## sd_encr_device
module sd_encr_device (
    input wire clk,                     
    input wire rst,                     
    input wire start,                   
    input wire rw_flag,                 
    output wire done,                   
    output wire sd_clk,
    output wire sd_cs_n,
    output wire sd_mosi,
    input  wire sd_miso,
    input wire key_rw,                  
    input wire key_sel,                 
    input wire [511:0] key_data_in,     
    output wire [511:0] key_data_out    
);
Settings: LEC_CHECK=0, CAP_MARGIN=40, CELL_PAD_IN_SITES_DETAIL_PLACEMENT=2, CORE_MARGIN=2, CORE_UTILIZATION=69, CTS_CLUSTER_SIZE=15, GPL_TIMING_DRIVEN=0, MAX_ROUTING_LAYER=met4, MIN_ROUTING_LAYER=met1, PLACE_DENSITY_LB_ADDON=0.17, SLEW_MARGIN=25, TNS_END_PERCENT=85; clock period 10.0 ns.
run.sh (not shown) runs the stock make flow with config.mk's settings and CLKGATE_MAP_FILE=.
The baseline never finished: it broke off in detailed placement.
Then changed:
Settings changed: CORE_UTILIZATION 69 to 40, SETUP_SLACK_MARGIN from default to -1.0, SLEW_MARGIN 25 to 5.
What happened: The new run ran to the end with no violations. Synthesized area is unchanged. Die area climbs by 72%. Synthesized cell count is unchanged.
Then changed:
Settings changed: CAP_MARGIN 40 to 20, CELL_PAD_IN_SITES_DETAIL_PLACEMENT 2 to default, CORE_UTILIZATION 40 to 45, CTS_CLUSTER_SIZE 15 to default, GPL_TIMING_DRIVEN 0 to default, MAX_ROUTING_LAYER met4 to default, MIN_ROUTING_LAYER met1 to default, PLACE_DENSITY_LB_ADDON 0.17 to 0.2, SETUP_SLACK_MARGIN -1.0 to default, SLEW_MARGIN 5 to 20, TNS_END_PERCENT 85 to default.
Clock period 10.0 ns to 7.04 ns, I/O delays scaled along.
Final area falls by a few percent.
Count of clock-buffer cells in the layout drops by 16.
Utilization is higher by 4.1 points.
Then changed:
Clock period 7.04 ns to 9.56 ns, I/O delays scaled along.
What happened:
- The new run finished with timing, DRC and antenna clean
- total power drops by a quarter to a third
- routed wire length drops slightly
- non-clock buffer count drops by 8
- register-to-register slack is better by 1.3 ns
- design area barely changes
- sequential share of layout area barely changes
- clock power drops by a quarter to a third
Then changed:
Settings changed: CORE_UTILIZATION 45 to 72, CTS_CLUSTER_SIZE from default to 14, PLACE_DENSITY_LB_ADDON 0.2 to 0.0, SETUP_SLACK_MARGIN from default to 1.11.
Clock period 9.56 ns to 3.91 ns, I/O delays scaled along.
What happened:
- routed wire length increases by 13%
- cell area increases by 1.0%
- worst hold slack got worse by 0.17 ns
- cell count decreases by about 8%
- die area decreases by 37%
- via count increases by about 13%


== job 101 ==
Starting RTL as in the previous note.
clock: 10.0 ns
lec_check: 0
cap_margin: 40
core_margin: 2
core_utilization: 40
cts_cluster_size: 40
gpl_timing_driven: 0
max_routing_layer: met4
min_routing_layer: met1
place_density_lb_addon: 0.17
setup_slack_margin: -1.0
slew_margin: 5
tns_end_percent: 85
Input changes introduced in job 102 (baseline for comparison: job 101):
- MIN_ROUTING_LAYER removed (was met1)
- MAX_ROUTING_LAYER removed (was met4)
- TNS_END_PERCENT removed (was 85)
- PLACE_DENSITY_LB_ADDON removed (was 0.17)
- SLEW_MARGIN changed from 5 to 20
- CORE_UTILIZATION changed from 40 to 57
- SETUP_SLACK_MARGIN removed (was -1.0)
- CAP_MARGIN changed from 40 to 20
- CTS_CLUSTER_SIZE removed (was 40)
- GPL_TIMING_DRIVEN removed (was 0)
- the clock period (ns, I/O delays scaled along) changed from 10.0 to 4.54
Findings:
Share of the cycle needed by the critical path after routing for job 102: 38 points up relative to job 101. Cmp job 101 and job 102 / non-clock buffer count / higher: job 101. Relative to job 101, number of DRC violations after detailed-routing iteration 0 increased by 984 in job 102. Detailed-route wire length per cell went down by a few percent going from job 101 to job 102. On combined flip-flop and latch cell area, job 101 and job 102 are basically level. Re total clock sinks: no difference whatsoever between job 102 and job 101. Compared job 102 vs job 101, and total number of vias is down in job 102. Relative to job 101, the total wirelength of the detailed-routed design measured on job 102 has decreased by more than 10%. Higher layout-stage area growth over the synthesis result was reported by job 101, not job 102.


onyx:
Starting RTL as in the previous note.
clock: 3.92 ns
lec_check: 0
cap_margin: 20
core_aspect_ratio: 0.71
core_margin: 2
core_utilization: 72
cts_cluster_diameter: 376
cts_cluster_size: 14
place_density_lb_addon: 0.0
setup_slack_margin: 1.12
slew_margin: 20
For violet, these inputs were changed with respect to onyx:
# onyx
export LEC_CHECK = 0
export CAP_MARGIN = 20
export CORE_ASPECT_RATIO = 0.71
export CORE_MARGIN = 2
export CORE_UTILIZATION = 72
export CTS_CLUSTER_DIAMETER = 376
export CTS_CLUSTER_SIZE = 14
export PLACE_DENSITY_LB_ADDON = 0.0
export SETUP_SLACK_MARGIN = 1.12
export SLEW_MARGIN = 20
create_clock -name core_clock -period 3.92 [get_ports {clk}]
# violet
export LEC_CHECK = 0
export CAP_MARGIN = 20
export CORE_MARGIN = 2
export CORE_UTILIZATION = 57
export SLEW_MARGIN = 20
create_clock -name core_clock -period 4.41 [get_ports {clk}]
- Fraction of power consumed by sequential logic (violet over onyx): decrease, 4.8 points
- [violet] core utilization fell 18 points relative to onyx
- When the final numbers for violet and onyx were put side by side, the proportion of power drawn by combinational gates turned out to be smaller in violet.
- Part of the power in the clock network: violet and onyx compared, higher one is violet
- onyx → violet: critical path depth decreased 2; sequential cell count essentially unchanged.
- violet drops fewer vias than onyx.
- The yosys-reported design area after synthesis was comparable across violet and onyx.
Edits applied to the flow inputs when going from violet to sierra:
# violet
export LEC_CHECK = 0
export CAP_MARGIN = 20
export CORE_MARGIN = 2
export CORE_UTILIZATION = 57
export SLEW_MARGIN = 20
create_clock -name core_clock -period 4.41 [get_ports {clk}]
# sierra
export LEC_CHECK = 0
export CAP_MARGIN = 20
export CORE_MARGIN = 6
export CORE_UTILIZATION = 45
export PLACE_DENSITY_LB_ADDON = 0.21
export SLEW_MARGIN = 40
export TNS_END_PERCENT = 35
create_clock -name core_clock -period 10.0 [get_ports {clk}]
### Flow results
From violet to sierra the numbers moved as follows: number of cells on the worst reg-to-reg path fell 1; worst hold slack rose 0.030 ns; count of buffers not belonging to the clock network in the layout fell 84; register-to-register slack rose 3.44 ns; detailed-route wire length rose 7.3 mm. sierra: data arrival time of the worst path is 2.13 ns higher than what violet reported. Looking at number of tap instances, sierra sits about 25% higher than violet does. The setup TNS after final layout on sierra is in line with that on violet. Delta (sierra minus violet): clock period minus final worst setup slack +2.15 ns; relative area change from synthesis to final layout increased by 0.79 points relative to the old numbers; total routing usage reported by global routing saw a decrease.


Setup of red:
Starting RTL as in the previous note.
clock: 4.28 ns
lec_check: 0
abc_area: 0
cap_margin: 20
cell_pad_in_sites_global_placement: 0
core_margin: 2
core_utilization: 69
cts_cluster_diameter: 40
cts_cluster_size: 31
min_routing_layer: met1
place_density_lb_addon: 0.0
setup_slack_margin: 0.97
slew_margin: 20
red completed; timing, DRC and antenna clean
Input-level comparison between blue and red:
==> flow/config.mk <==
export PLATFORM = sky130hd
export DESIGN_NAME = sd_encr_device
export DESIGN_NICKNAME = sd_encr_device
export VERILOG_FILES = /design/flow/design.v
export SDC_FILE = /design/flow/constraint.sdc
export NUM_CORES = 4
export LEC_CHECK = 0
export CAP_MARGIN = 20
export CORE_MARGIN = 2
export CORE_UTILIZATION = 45
export PLACE_DENSITY_LB_ADDON = 0.2
export SLEW_MARGIN = 20
==> flow/constraint.sdc <==
create_clock -name core_clock -period 10.0 [get_ports {clk}]
set_input_delay 2.0000 -clock core_clock [delete_from_list [all_inputs] [get_ports {clk}]]
set_output_delay 2.0000 -clock core_clock [all_outputs]
set_load 0.01 [all_outputs]
==> results <==
blue ends up with a post-layout total power that is 48 mW lower than in red.
Compared with red, blue shows horizontal die size that has gone up by more than 10%.
blue vs red, post-layout period usage of the worst path went down by 9.4 points.
The final layouts of red and blue pass the timing, design-rule and antenna checks.
The higher post-CTS setup buffer count came out of red.
Compared with red, blue shows a global placer's final weighted congestion that is 9.3% lower.
Setup changes, blue to green
-- flow/config.mk --
<<< blue, line 8
export CAP_MARGIN = 20
export CORE_MARGIN = 2
export CORE_UTILIZATION = 45
export PLACE_DENSITY_LB_ADDON = 0.2
export SLEW_MARGIN = 20
>>> green, line 8
export CAP_MARGIN = 20
export CORE_MARGIN = 2
export CORE_UTILIZATION = 70
export CTS_CLUSTER_SIZE = 43
export SLEW_MARGIN = 20
==> flow/constraint.sdc <==
create_clock -name core_clock -period 4.77 [get_ports {clk}]
set_input_delay 0.9540 -clock core_clock [delete_from_list [all_inputs] [get_ports {clk}]]
set_output_delay 0.9540 -clock core_clock [all_outputs]
set_load 0.01 [all_outputs]
Findings:
Summary: with blue as the reference, final routed wire length divided by cell count in green moved up by a little under 10%.
blue -> green: aggregate routed wire length decreased slightly
The clock-buffer cell count reported for green is smaller than that of blue by 28.
Critical path depth in green vs blue: down 1
On tally of filler cells in the layout: between blue and green, it ends up higher for blue.
Number of buffers and inverters on the critical path delta for green relative to blue: 2 lower
Of blue and green, blue shows the higher delay of the slowest cell on the worst path, with green below it.
## Diff of input files: orange against green
-- flow/config.mk --
<<< green, line 8
export CAP_MARGIN = 20
export CORE_MARGIN = 2
export CORE_UTILIZATION = 70
export CTS_CLUSTER_SIZE = 43
export SLEW_MARGIN = 20
>>> orange, line 8
export CAP_MARGIN = 20
export CORE_MARGIN = 2
export CORE_UTILIZATION = 58
export SETUP_SLACK_MARGIN = -0.57
export SLEW_MARGIN = 20
export TNS_END_PERCENT = 5
==> flow/constraint.sdc <==
create_clock -name core_clock -period 8.11 [get_ports {clk}]
set_input_delay 1.6220 -clock core_clock [delete_from_list [all_inputs] [get_ports {clk}]]
set_output_delay 1.6220 -clock core_clock [all_outputs]
set_load 0.01 [all_outputs]
Notes after the runs:
Core utilization: orange lower than green
Final critical-path setup slack delta for orange relative to green: 2240 ps higher
The worst stage delay on the critical path of orange exceeds that of green by 240 ps.
The final period utilization in orange sits 25 points below the value recorded for green.
Number of antenna violations at the first check in global routing ends up higher on orange.
orange gives less switching share of power than green did.
Between green and orange, the flow reports detailed placer's ending HPWL decreasing slightly.
In orange, the area of the die came out about 20% above the value in green.
Looking at non-clock buffer count across green and orange, the one that comes out lower is orange.
The run with more routed wire is green, not orange.


Setup of 02-26:
sd_encr_device again, from the RTL that the note above started with.
==> flow/config.mk <==
export PLATFORM = sky130hd
export DESIGN_NAME = sd_encr_device
export DESIGN_NICKNAME = sd_encr_device
export VERILOG_FILES = /design/flow/design.v
export SDC_FILE = /design/flow/constraint.sdc
export NUM_CORES = 4
export LEC_CHECK = 0
export ABC_AREA = 0
export CAP_MARGIN = 20
export CELL_PAD_IN_SITES_GLOBAL_PLACEMENT = 1
export CORE_ASPECT_RATIO = 1.81
export CORE_MARGIN = 8
export CORE_UTILIZATION = 25
export CTS_CLUSTER_DIAMETER = 332
export CTS_CLUSTER_SIZE = 77
export GPL_TIMING_DRIVEN = 0
export HOLD_SLACK_MARGIN = 0.08
export MIN_ROUTING_LAYER = met2
export PLACE_DENSITY = 0.44
export SETUP_SLACK_MARGIN = -1.19
export SLEW_MARGIN = 20
export TNS_END_PERCENT = 15
==> flow/constraint.sdc <==
create_clock -name core_clock -period 12.4 [get_ports {clk}]
set_input_delay 2.4800 -clock core_clock [delete_from_list [all_inputs] [get_ports {clk}]]
set_output_delay 2.4800 -clock core_clock [all_outputs]
set_load 0.01 [all_outputs]
As the logs show, 02-26 stopped at global routing (5_1_grt) after a tool error, so it never reached the end of the flow.
Edits applied to the flow inputs when going from 02-26 to 06-28:
# 02-26
export LEC_CHECK = 0
export ABC_AREA = 0
export CAP_MARGIN = 20
export CELL_PAD_IN_SITES_GLOBAL_PLACEMENT = 1
export CORE_ASPECT_RATIO = 1.81
export CORE_MARGIN = 8
export CORE_UTILIZATION = 25
export CTS_CLUSTER_DIAMETER = 332
export CTS_CLUSTER_SIZE = 77
export GPL_TIMING_DRIVEN = 0
export HOLD_SLACK_MARGIN = 0.08
export MIN_ROUTING_LAYER = met2
export PLACE_DENSITY = 0.44
export SETUP_SLACK_MARGIN = -1.19
export SLEW_MARGIN = 20
export TNS_END_PERCENT = 15
create_clock -name core_clock -period 12.4 [get_ports {clk}]
# 06-28
export LEC_CHECK = 0
export CAP_MARGIN = 20
export CORE_MARGIN = 2
export CORE_UTILIZATION = 72
export CTS_CLUSTER_SIZE = 14
export PLACE_DENSITY_LB_ADDON = 0.0
export SETUP_SLACK_MARGIN = 1.12
export SLEW_MARGIN = 20
create_clock -name core_clock -period 3.92 [get_ports {clk}]
==> comparison <==
- 06-28 finished all stages; the layout is clean.
- Simple-gate share of the synthesized area: 06-28 vs 02-26, no meaningful difference
- 06-28: number of levels in the clock H-tree is 3 higher than what 02-26 reported.
- Number of clock sinks of 02-26 is on par with 06-28.
- For post-synthesis share of cell area spent on and-or and or-and gates, 06-28 and 02-26 come out practically identical.
- The area of the core region in 06-28 was lower than what 02-26 gave.
- Comparing 02-26 against 06-28, there is no change at all in number of nets at floorplan.
- Between 06-28 and 02-26, the die size is higher for 02-26.


Starting RTL as in the previous note.
Settings: LEC_CHECK=0, CAP_MARGIN=20, CORE_ASPECT_RATIO=0.71, CORE_MARGIN=2, CORE_UTILIZATION=72, CTS_CLUSTER_DIAMETER=376, CTS_CLUSTER_SIZE=14, HOLD_SLACK_MARGIN=0.29, PLACE_DENSITY_LB_ADDON=0.0, SETUP_SLACK_MARGIN=1.12, SLEW_MARGIN=20; clock period 3.92 ns.
The first run produced a clean layout.
Edit:
Settings changed: CORE_ASPECT_RATIO 0.71 to not set, CORE_UTILIZATION 72 to 70, CTS_CLUSTER_DIAMETER 376 to not set, HOLD_SLACK_MARGIN 0.29 to not set, PLACE_DENSITY_LB_ADDON 0.0 to not set, SETUP_SLACK_MARGIN 1.12 to 0.89.
Clock period 3.92 ns to 3.91 ns, I/O delays scaled along.
Effect: Count of clock-buffer cells in the layout drops by 8. Global-route usage is lower by 1.5 points. Power rose by a little under a tenth. Cell area increases slightly. Clock skew came out higher by 31 ps. Setup slack gets worse by 53 ps. Maximum frequency goes down slightly.
Edit:
Settings changed: CORE_ASPECT_RATIO set to 0.71, CORE_UTILIZATION 70 to 72, CTS_CLUSTER_DIAMETER set to 41, PLACE_DENSITY_LB_ADDON set to 0.04, SETUP_SLACK_MARGIN 0.89 to 1.11.
Result: Clock power shrinks by roughly a tenth. Core utilization grows by 2.6 points. Sequential cell count does not change. Sequential power stays flat. Power shrinks by a few percent. Maximum frequency barely changes. Wire length grows by a few percent. Hold slack improved by 110 ps. Count of clock-buffer cells in the layout grows by 12. Die size shrinks by a few percent. Cell area shrinks slightly.


Starting RTL as in the previous note.
Settings: LEC_CHECK=0, ABC_AREA=1, CAP_MARGIN=30, CELL_PAD_IN_SITES_DETAIL_PLACEMENT=1, CORE_ASPECT_RATIO=0.54, CORE_MARGIN=2, CORE_UTILIZATION=64, CTS_CLUSTER_DIAMETER=196, MAX_ROUTING_LAYER=met4, PLACE_DENSITY_LB_ADDON=0.17, SLEW_MARGIN=35; clock period 5.42 ns.
The starting point never finished: it broke off in clock tree synthesis (4_1_cts) (DPL-0033).
Change:
==> flow/config.mk (replaced) <==
export PLATFORM = sky130hd
export DESIGN_NAME = sd_encr_device
export DESIGN_NICKNAME = sd_encr_device
export VERILOG_FILES = /design/flow/design.v
export SDC_FILE = /design/flow/constraint.sdc
export NUM_CORES = 4
export LEC_CHECK = 0
export CAP_MARGIN = 20
export CORE_MARGIN = 2
export CORE_UTILIZATION = 45
export PLACE_DENSITY_LB_ADDON = 0.2
export SETUP_SLACK_MARGIN = 0.18
export SLEW_MARGIN = 20
==> flow/constraint.sdc (replaced) <==
create_clock -name core_clock -period 7.04 [get_ports {clk}]
set_input_delay 1.4080 -clock core_clock [delete_from_list [all_inputs] [get_ports {clk}]]
set_output_delay 1.4080 -clock core_clock [all_outputs]
set_load 0.01 [all_outputs]
Effect: This time the run produced a clean layout; area after synthesis is lower by 7.6%; synthesized cell count is lower by 31%; die size is higher by 31%.
Power figures rest on the tool's default switching activity, not on a simulated workload.
